Design fsm, start of the top module:
module fsm(
    input [15:0] dataIn,
    input R_I,
    input reset,
    input clk,
    output reg r_o,
    output reg [1:0] err,
    output [31:0] dataOut,
    output ready
    );
Settings: LEC_CHECK=0, ABC_AREA=0, CAP_MARGIN=0, CORE_MARGIN=2, CORE_UTILIZATION=72, CTS_CLUSTER_DIAMETER=30, CTS_CLUSTER_SIZE=100, GPL_TIMING_DRIVEN=1, PLACE_DENSITY_LB_ADDON=0.04, SETUP_SLACK_MARGIN=2.38, SLEW_MARGIN=20; clock period 8.14 ns.
run.sh (not shown) runs the stock make flow with config.mk's settings and CLKGATE_MAP_FILE=.
Then changed:
Settings changed: ABC_AREA 0 to 1, CAP_MARGIN 0 to 20, CORE_UTILIZATION 72 to 68, CTS_CLUSTER_DIAMETER 30 to unset, CTS_CLUSTER_SIZE 100 to unset, GPL_TIMING_DRIVEN 1 to unset, PLACE_DENSITY_LB_ADDON 0.04 to unset, SETUP_SLACK_MARGIN 2.38 to unset.
Clock period 8.14 ns to 13.8 ns, I/O delays scaled along.
Final area falls by 8.2%.
Via count rises by 1.9%.
Fmax falls by 13%.
Worst setup slack gets better by 4500 ps.
Total power falls by 54%.
Critical path depth rises by 19.
Wire length falls by 6.6%.
Die area rises by 4.6%.
Then changed:
Settings changed: ABC_AREA 1 to unset, CORE_UTILIZATION 68 to 59.
Clock period 13.8 ns to 9.17 ns, I/O delays scaled along.
Routed wire length shrinks by 0.78%.
Via count shrinks by 9.9%.
Design area grows by about 2%.
Final cell count shrinks by about 12%.
Worst setup slack gets worse by 4200 ps.
Flip-flop count does not change.
Power grows by 50%.
Clock-buffer cell count shrinks by 2.
Global-route usage shrinks by 5.6 points.
Synthesized cell count shrinks by about 17%.
Then changed:
Settings changed: CORE_UTILIZATION 59 to 72, CTS_CLUSTER_SIZE set to 15, SETUP_SLACK_MARGIN set to 1.08.
Clock period 9.17 ns to 7.59 ns, I/O delays scaled along.
What happened: Now the flow reached the layout checks and failed them: setup timing; die area drops by 18%; power came out higher by 24%; via count is higher by 5.6%; maximum frequency rose by 8.3%; worst setup slack got worse by 940 ps; clock power rose by 25%; utilization grows by 16 points; first-iteration DRC count increases by 26%; clock-buffer cell count falls by 3; hold slack loses 11 ps; wire length came out higher by 2.4%.
Then changed:
Settings changed: CTS_CLUSTER_SIZE 15 to unset, PLACE_DENSITY_LB_ADDON set to 0.24, SETUP_SLACK_MARGIN 1.08 to unset.
Clock period 7.59 ns to 9.17 ns, I/O delays scaled along.
With this change the flow finished with timing, DRC and antenna clean.
Wire length fell slightly.
Global-route usage decreases by 0.21 points.
Setup slack gains 830 ps.
Final cell count shrinks slightly.
Area after synthesis stays the same.

* * *

Starting RTL as in the previous note.
Settings: LEC_CHECK=0, CAP_MARGIN=20, CORE_MARGIN=2, CORE_UTILIZATION=40, GPL_ROUTABILITY_DRIVEN=0, MAX_ROUTING_LAYER=met4, SLEW_MARGIN=35; clock period 10.0 ns.
The starting point finished with timing, DRC and antenna clean.
Then changed:
CORE_UTILIZATION = 71   (was 40)
CTS_CLUSTER_SIZE = 19   (was default)
GPL_ROUTABILITY_DRIVEN = default   (was 0)
MAX_ROUTING_LAYER = default   (was met4)
SLEW_MARGIN = 20   (was 35)
clock period = 7.33 ns   (was 10.0 ns; I/O delays follow)
Result: This time the run finished but fails on negative setup slack. Fmax went up by about a fifth. Combinational power went up by well over a third. Non-clock buffer count went up by 172. Setup slack got worse by 1.3 ns. Clock skew went down by 0.0041 ns. Wire length went down slightly. Power went up by a quarter to a third. Count of clock-buffer cells in the layout went up by 13. Via count went up by a few percent. Synthesized cell count stays the same. Hold slack got worse by 0.010 ns.
Then changed:
CTS_CLUSTER_SIZE = 98   (was 19)
PLACE_DENSITY_LB_ADDON = 0.06   (was default)
SETUP_SLACK_MARGIN = 2.16   (was default)
=>
- The new run reached the layout checks and failed them: negative setup slack
- clock-buffer cell count is lower by 17
- global-route usage went up by 1.1 points
- total power grows by 8.0%
- synthesized cell count does not change
- worst setup slack is worse by 0.046 ns
- clock power stays flat
- sequential cell count does not change
- critical path depth climbs by 3
- first-iteration DRC count went up by 17%
- die area stays the same

* * *

trial 90:
Starting RTL as in the previous note.
make LEC_CHECK=0 CAP_MARGIN=20 CORE_ASPECT_RATIO=0.58 CORE_MARGIN=3 CORE_UTILIZATION=40 PLACE_DENSITY_LB_ADDON=0.17 SLEW_MARGIN=25 finish   # period 10.0 ns
Trial 90: flow completed, timing, DRC and antenna clean
For trial 70, these inputs were changed with respect to trial 90:
- PLACE_DENSITY_LB_ADDON: 0.17 -> unset
- CORE_UTILIZATION: 40 -> 72
- SLEW_MARGIN: 25 -> 20
- CORE_MARGIN: 3 -> 2
- CORE_ASPECT_RATIO: 0.58 -> unset
- the clock period (ns, I/O delays scaled along): 10.0 -> 7.97
- Delta (trial 70 minus trial 90): power share of the clock group went up by 1.3 points, sum of routed wire length over all layers went down by 14%, tap cell instance count went down by 999.
- On final weighted congestion in routability-driven placement: between trial 90 and trial 70, it ends up lower for trial 90.

* * *

Starting RTL as in the previous note.
Settings: LEC_CHECK=0, ABC_AREA=1, CAP_MARGIN=25, CELL_PAD_IN_SITES_DETAIL_PLACEMENT=1, CORE_MARGIN=2, CORE_UTILIZATION=18, CTS_CLUSTER_SIZE=38, PLACE_DENSITY=0.74, SETUP_SLACK_MARGIN=-0.99, SLEW_MARGIN=5; clock period 13.0 ns.
The first run finished but failed the layout checks on max-capacitance violations, max-slew violations.
Edit:
- ABC_AREA: 1 -> not set
- CAP_MARGIN: 25 -> 20
- CELL_PAD_IN_SITES_DETAIL_PLACEMENT: 1 -> not set
- CORE_UTILIZATION: 18 -> 64
- CTS_CLUSTER_SIZE: 38 -> not set
- PLACE_DENSITY: 0.74 -> not set
- SETUP_SLACK_MARGIN: -0.99 -> not set
- SLEW_MARGIN: 5 -> 20
- clock period: 13.0 -> 5.1 ns (I/O delays scaled with it)
After rerunning:
- Now the flow finished but failed the layout checks on negative setup slack
- clock-buffer cell count goes down by 1
- combinational power goes up to 2.9 times its value
- setup slack loses 3.3 ns
- synthesized cell count goes down by about a fifth
- clock skew goes down by 0.064 ns
- design area goes up by a few percent
- routed wire length goes down by well over a third
- final cell count goes down by a quarter to a third
- die area goes down by well over a third
- sequential power goes up to 2.5 times its value
- global-route usage goes up by 19 points
Edit:
- CORE_UTILIZATION: 64 -> 71
- CTS_CLUSTER_SIZE: not set -> 21
- clock period: 5.1 -> 7.11 ns (I/O delays scaled with it)
Outcome: The new run ran to the end with violations: negative setup slack; core utilization goes up by 2.6 points; fmax goes down by 0.44%; setup slack improves by 2.0 ns; combinational power goes down by 54%; non-clock buffer count goes down by 453.
No activity file was given, so power comes from the tool's default toggle rates.
